==> inputs of build 67 <==
==> flow/design.v (excerpt) <==
module dma_controller(
    input wire clk,
    input wire reset,
    input wire trigger,
    input wire [4:0] length,
    input wire [31:0] source_address,
    input wire [31:0] destination_add,
    input wire ARREADY,
    input wire [31:0] RDATA,
    input wire RVALID,
    input wire AWREADY,
    input wire WREADY,
    input wire BVALID,
    output reg done,
    output reg [31:0] ARADDR,
    output reg ARVALID,
    output reg RREADY,
    output reg [31:0] AWADDR,
    output reg AWVALID,
    output reg [31:0] WDATA,
    output reg WVALID,
    output reg BREADY
);
    localparam READ_IDLE = 2'b00;
    localparam READ_INIT = 2'b01;
    localparam READ_WAIT = 2'b10;
    localparam READ_DATA = 2'b11;
    localparam WRITE_IDLE = 3'b000;
    localparam WRITE_WAIT = 3'b001;
    localparam WRITE_DATA = 3'b010;
    localparam WRITE_AW_HANDSHAKE = 3'b011;
    localparam WRITE_W_HANDSHAKE = 3'b100;
    localparam WRITE_RESP = 3'b101;
    localparam WRITE_STALL = 3'b110;
    reg [1:0] read_state;
    reg [2:0] write_state;
    reg [4:0] read_count, write_count;
    reg [31:0] current_read_addr, current_write_addr;
    reg [2:0] xfer_words;    
    reg fifo_write_en, fifo_read_en;
    wire fifo_full, fifo_empty;
    wire [31:0] fifo_read_data;
    reg [31:0] fifo_write_data;
    wire read_done, write_done;
    sync_fifo fifo (
        .clk(clk),
        .reset(reset),
        .FIFO_RD_EN(fifo_read_en),
        .FIFO_WR_EN(fifo_write_en),
        .write_data(fifo_write_data),
        .read_data(fifo_read_data),
        .FIFO_FULL(fifo_full),
        .FIFO_EMPTY(fifo_empty)
    );
    assign read_done = (read_count == xfer_words) && !(xfer_words == 0);
    assign write_done = (write_count == xfer_words) && !(xfer_words == 0);
    always @(posedge clk or posedge reset) begin
  ...
clock: 1.69 ns
lec_check: 0
abc_area: 1
cap_margin: 10
cell_pad_in_sites_global_placement: 0
core_aspect_ratio: 1.04
core_margin: 8
core_utilization: 28
cts_cluster_size: 33
gpl_routability_driven: 1
max_routing_layer: met4
min_routing_layer: met1
place_density_lb_addon: 0.15
slew_margin: 25
tns_end_percent: 100
run.sh (not shown) runs the stock make flow with config.mk's settings and CLKGATE_MAP_FILE=.
==> inputs of trial 24, as changes to build 67 <==
==> flow/config.mk (replaced) <==
export PLATFORM = sky130hd
export DESIGN_NAME = dma_controller
export DESIGN_NICKNAME = dma_controller
export VERILOG_FILES = /design/flow/design.v
export SDC_FILE = /design/flow/constraint.sdc
export NUM_CORES = 4
export LEC_CHECK = 0
export CAP_MARGIN = 5
export CORE_MARGIN = 2
export CORE_UTILIZATION = 72
export CTS_CLUSTER_SIZE = 15
export SLEW_MARGIN = 40
==> flow/constraint.sdc (replaced) <==
create_clock -name core_clock -period 2.26 [get_ports {clk}]
set_input_delay 0.4520 -clock core_clock [delete_from_list [all_inputs] [get_ports {clk}]]
set_output_delay 0.4520 -clock core_clock [all_outputs]
set_load 0.01 [all_outputs]
==> summary of the runs <==
Build 67 finished with negative setup slack left. Trial 24 finished but failed the layout checks on negative setup slack. Between build 67 and trial 24, the lower cell count is in trial 24 (gap 75%, measured against trial 24). Maximum frequency: trial 24 is lower than build 67 (20%). Of trial 24 and build 67, trial 24 has the higher sequential share of layout area (gap 10 points). Between build 67 and trial 24, the lower register-to-register slack is in build 67 (gap 0.07 ns). Against build 67, the sequential power of trial 24 is lower by about 27%.
==> figures <==
| quantity | trial 24 | build 67 |
|---|---|---|
| Area growth from synthesis to final layout | 22.99% | 39.14% |
| Largest Pwr Group | sequential cells | combinational cells |
| Mapped Avg Cell Area | 13.88 um2 | 10.06 um2 |
| Overall power | 46.08 mW | 72.25 mW |
| Comb group | 16.0 mW | 28.7 mW |
| Status | failed layout checks | failed layout checks |
| Layout check failures | negative setup slack | negative setup slack |
| Largest clock skew in the final design | 0.02621 ns | 0.01947 ns |
| Number of optimization iterations in the first detailed-route pass | 7 | 5 |
| Final weighted congestion in routability-driven placement | 0.8498 | 0.8392 |
| Number of cell rows | 76 | 129 |
| Final total negative setup slack | -1.409 ns | -164.25 ns |
| Dpl hpwl | 50710 um | 76070 um |

* * *

==> v20: inputs <==
==> flow/design.v <==
module sync_fifo (
    input  wire        clk,
    input  wire        reset,
    input  wire        FIFO_WR_EN,
    input  wire        FIFO_RD_EN,
    input  wire [31:0] write_data,
    output reg  [31:0] read_data,
    output wire        FIFO_FULL,
    output wire        FIFO_EMPTY
);
    localparam DEPTH      = 16;
    localparam ADDR_WIDTH = 4;            
    localparam PTR_WIDTH  = ADDR_WIDTH + 1;  
    reg [31:0] mem [0:DEPTH-1];
    reg [PTR_WIDTH-1:0] wr_ptr;    
    reg [PTR_WIDTH-1:0] rd_ptr;
    wire [ADDR_WIDTH-1:0] wr_addr = wr_ptr[ADDR_WIDTH-1:0];
    wire [ADDR_WIDTH-1:0] rd_addr = rd_ptr[ADDR_WIDTH-1:0];
    assign FIFO_EMPTY = (wr_ptr == rd_ptr);
    assign FIFO_FULL =
        (wr_addr == rd_addr) && (wr_ptr[PTR_WIDTH-1] != rd_ptr[PTR_WIDTH-1]);
    always @(posedge clk or posedge reset) begin
        if (reset) begin
            wr_ptr <= 0;
        end else begin
            if (FIFO_WR_EN && !FIFO_FULL) begin
                mem[wr_addr] <= write_data;
                wr_ptr <= wr_ptr + 1;        
            end
        end
    end
    always @(posedge clk or posedge reset) begin
        if (reset) begin
            rd_ptr <= 0;
            read_data <= 0;
        end else begin
            if (FIFO_RD_EN && !FIFO_EMPTY) begin
                read_data <= mem[rd_addr];
                rd_ptr <= rd_ptr + 1;        
            end
        end
    end
endmodule
`timescale 1ns / 1ps
module dma_controller(
    input wire clk,
    input wire reset,
    input wire trigger,
    input wire [4:0] length,
    input wire [31:0] source_address,
    input wire [31:0] destination_add,
    input wire ARREADY,
    input wire [31:0] RDATA,
    input wire RVALID,
    input wire AWREADY,
    input wire WREADY,
    input wire BVALID,
    output reg done,
    output reg [31:0] ARADDR,
    output reg ARVALID,
    output reg RREADY,
    output reg [31:0] AWADDR,
    output reg AWVALID,
    output reg [31:0] WDATA,
    output reg WVALID,
    output reg BREADY
);
    localparam READ_IDLE = 2'b00;
    localparam READ_INIT = 2'b01;
    localparam READ_WAIT = 2'b10;
    localparam READ_DATA = 2'b11;
    localparam WRITE_IDLE = 3'b000;
    localparam WRITE_WAIT = 3'b001;
    localparam WRITE_DATA = 3'b010;
    localparam WRITE_AW_HANDSHAKE = 3'b011;
    localparam WRITE_W_HANDSHAKE = 3'b100;
    localparam WRITE_RESP = 3'b101;
    localparam WRITE_STALL = 3'b110;
    reg [1:0] read_state;
    reg [2:0] write_state;
    reg [4:0] read_count, write_count;
    reg [31:0] current_read_addr, current_write_addr;
    reg [2:0] xfer_words;    
    reg fifo_write_en, fifo_read_en;
    wire fifo_full, fifo_empty;
    wire [31:0] fifo_read_data;
    reg [31:0] fifo_write_data;
    wire read_done, write_done;
    sync_fifo fifo (
        .clk(clk),
        .reset(reset),
        .FIFO_RD_EN(fifo_read_en),
        .FIFO_WR_EN(fifo_write_en),
        .write_data(fifo_write_data),
        .read_data(fifo_read_data),
        .FIFO_FULL(fifo_full),
        .FIFO_EMPTY(fifo_empty)
    );
    assign read_done = (read_count == xfer_words) && !(xfer_words == 0);
    assign write_done = (write_count == xfer_words) && !(xfer_words == 0);
    always @(posedge clk or posedge reset) begin
        if (reset) begin
            done <= 0;
        end
        else if (read_state == READ_IDLE && trigger) begin
            done <= 0;
        end
        else begin
            done <= read_done && write_done;
        end
    end    
    always @(posedge clk or posedge reset) begin
        if (reset) begin
            read_state <= READ_IDLE;
            read_count <= 0;
            xfer_words <= 0;
            ARADDR <= 0;
            ARVALID <= 0;
            RREADY <= 1;
            fifo_write_en <= 0;
        end else begin
            case (read_state)
                READ_IDLE: begin
                    ARADDR <= 0;
                    ARVALID <= 0;
                    if (trigger) begin
                        read_count <= 0;
                        xfer_words <= length[4:2];
                        current_read_addr <= source_address;
                        read_state <= READ_INIT;
                    end    
                end
                READ_INIT: begin
                    fifo_write_en <= 0;
                    if (read_count == xfer_words) begin    
                        read_state <= READ_IDLE;
                    end
                    else if (!fifo_full) begin
                        ARADDR <= current_read_addr;
                        ARVALID <= 1;
                        read_state <= READ_WAIT;
                    end
                end
                READ_WAIT: begin
                    if (ARREADY && ARVALID) begin
                        ARVALID <= 0;
                        read_state <= READ_DATA;
                    end
                end
                READ_DATA: begin
                    if (RVALID && RREADY) begin
                        fifo_write_en <= 1;
                        fifo_write_data <= RDATA;
                        read_count <= read_count + 1;
                        current_read_addr <= current_read_addr + 4;                 
                        read_state <= READ_INIT;
                    end    
                end                      
                default: read_state <= READ_IDLE;
            endcase
        end
    end
    always @(posedge clk or posedge reset) begin
        if (reset) begin
            write_state <= WRITE_IDLE;
            write_count <= 0;
            AWADDR <= 32'b0;            
            WDATA <= 32'b0;            
            AWVALID <= 0;
            WVALID <= 0;
            BREADY <= 1;
            fifo_read_en <= 0;
        end 
        else begin
            case (write_state)
                WRITE_IDLE: begin
                    AWADDR <= 32'b0;
                    WDATA <= 32'b0;
                    AWVALID <= 0;
                    WVALID <= 0;
                    if(!fifo_empty) begin
                        write_count <= 0;
                        current_write_addr <= destination_add;
                        fifo_read_en <= 1;
                        write_state <= WRITE_WAIT;
                    end
                    else if (trigger && read_state == READ_IDLE) begin
                        write_count <= 0;
                    end
                end
                WRITE_WAIT: begin
                    fifo_read_en <= 0;
                    if (write_count == xfer_words) begin   
                        write_state <= WRITE_IDLE;
                    end    
                    else begin
                        write_state <= WRITE_DATA;
                    end
                end
                WRITE_DATA: begin
                        AWADDR <= current_write_addr;
                        AWVALID <= 1;
                        WDATA <= fifo_read_data;
                        WVALID <= 1;
                        write_state <= WRITE_AW_HANDSHAKE;
                end
                WRITE_AW_HANDSHAKE: begin
                    if(AWVALID && AWREADY) begin
                        AWVALID <= 0;
                        write_state <= WRITE_W_HANDSHAKE;
                    end
                end
                WRITE_W_HANDSHAKE: begin
                    if(WVALID && WREADY) begin
                        WVALID <= 0;
                        write_state <= WRITE_RESP;
                    end
                end
                WRITE_RESP: begin
                    if(BVALID && BREADY) begin
                        write_count <= write_count + 1;
                        current_write_addr <= current_write_addr + 4;
                        if (!fifo_empty) begin
                            fifo_read_en <= 1;
                            write_state <= WRITE_WAIT;
                        end
                        else begin
                            write_state <= WRITE_STALL;
                        end
                    end
                end
                WRITE_STALL: begin
                    if (write_count == xfer_words) begin
                        write_state <= WRITE_IDLE;
                    end
                    else if (!fifo_empty) begin
                        fifo_read_en <= 1;
                        write_state <= WRITE_WAIT;
                    end
                end
                default: write_state <= WRITE_WAIT;
            endcase 
        end
    end
endmodule  
==> flow/run.sh <==
#!/bin/bash
# the make line also repeats each setting of config.mk as NAME=value (left out here)
make -C /OpenROAD-flow-scripts/flow DESIGN_CONFIG=/design/flow/config.mk WORK_HOME=/design/flow/orfs CLKGATE_MAP_FILE= finish
==> flow/config.mk <==
export PLATFORM = sky130hd
export DESIGN_NAME = dma_controller
export DESIGN_NICKNAME = dma_controller
export VERILOG_FILES = /design/flow/design.v
export SDC_FILE = /design/flow/constraint.sdc
export NUM_CORES = 4
export LEC_CHECK = 0
export CAP_MARGIN = 20
export CELL_PAD_IN_SITES_DETAIL_PLACEMENT = 1
export CORE_ASPECT_RATIO = 1.74
export CORE_MARGIN = 10
export CORE_UTILIZATION = 61
export CTS_CLUSTER_DIAMETER = 184
export GPL_ROUTABILITY_DRIVEN = 0
export MAX_ROUTING_LAYER = met4
export SLEW_MARGIN = 15
export TNS_END_PERCENT = 40
==> flow/constraint.sdc <==
create_clock -name core_clock -period 3.2 [get_ports {clk}]
set_input_delay 0.6400 -clock core_clock [delete_from_list [all_inputs] [get_ports {clk}]]
set_output_delay 0.6400 -clock core_clock [all_outputs]
set_load 0.01 [all_outputs]
==> v26 (differences from v20) <==
==> flow/config.mk (replaced) <==
export PLATFORM = sky130hd
export DESIGN_NAME = dma_controller
export DESIGN_NICKNAME = dma_controller
export VERILOG_FILES = /design/flow/design.v
export SDC_FILE = /design/flow/constraint.sdc
export NUM_CORES = 4
export LEC_CHECK = 0
export CAP_MARGIN = 20
export CORE_MARGIN = 2
export CORE_UTILIZATION = 66
export CTS_CLUSTER_SIZE = 25
export SLEW_MARGIN = 20
==> flow/constraint.sdc (replaced) <==
create_clock -name core_clock -period 1.61 [get_ports {clk}]
set_input_delay 0.3220 -clock core_clock [delete_from_list [all_inputs] [get_ports {clk}]]
set_output_delay 0.3220 -clock core_clock [all_outputs]
set_load 0.01 [all_outputs]
==> results <==
- Critical path depth: v26 is higher than v20 (1).
- Between v26 and v20, the lower register-to-register slack is in v26 (gap 1.3 ns).
- In v26 the core utilization is higher than in v20, by 17 points.
- v26 produced a layout that fails on setup timing. v20 produced a clean layout.
- Non-clock buffer count: v20 is lower than v26 (319).
- In v26 the clock-buffer cell count is higher than in v20, by 6.
- Against v20, the via count of v26 is larger by 13%.
==> figures <==
metric                                                                 v26                            v20
Cell Pwr Density                                              1690 nW/um^2                    834 nW/um^2
Warning total across the stage logs                                     39                             40
Outcome                                                    failed layout checks  timing/DRC/antenna clean
Violated checks                                               setup timing                              -
Post-layout total power                                           70100 uW                       30600 uW
Fill cells                                                            1783                           4492
Highest clock rate                                               0.366 GHz                      0.334 GHz
Global Route met3 Usage                                              7.37%                          4.47%
Total routed wire length on the met1 layer                        35200 um                       34700 um
Cell count after placement                                            3218                           3045
Reg2Reg Capture Point                       fifo.read_data[16]$_DFFE_PP0P_  fifo.read_data[2]$_DFFE_PP0P_
Highest-power group                                    combinational logic                      registers
Reported clock group power                                        18200 uW                        8250 uW
Register area                                                   22500 um^2                     22500 um^2
Number of cell rows                                                     79                            109
Power figures rest on the tool's default switching activity, not on a simulated workload.
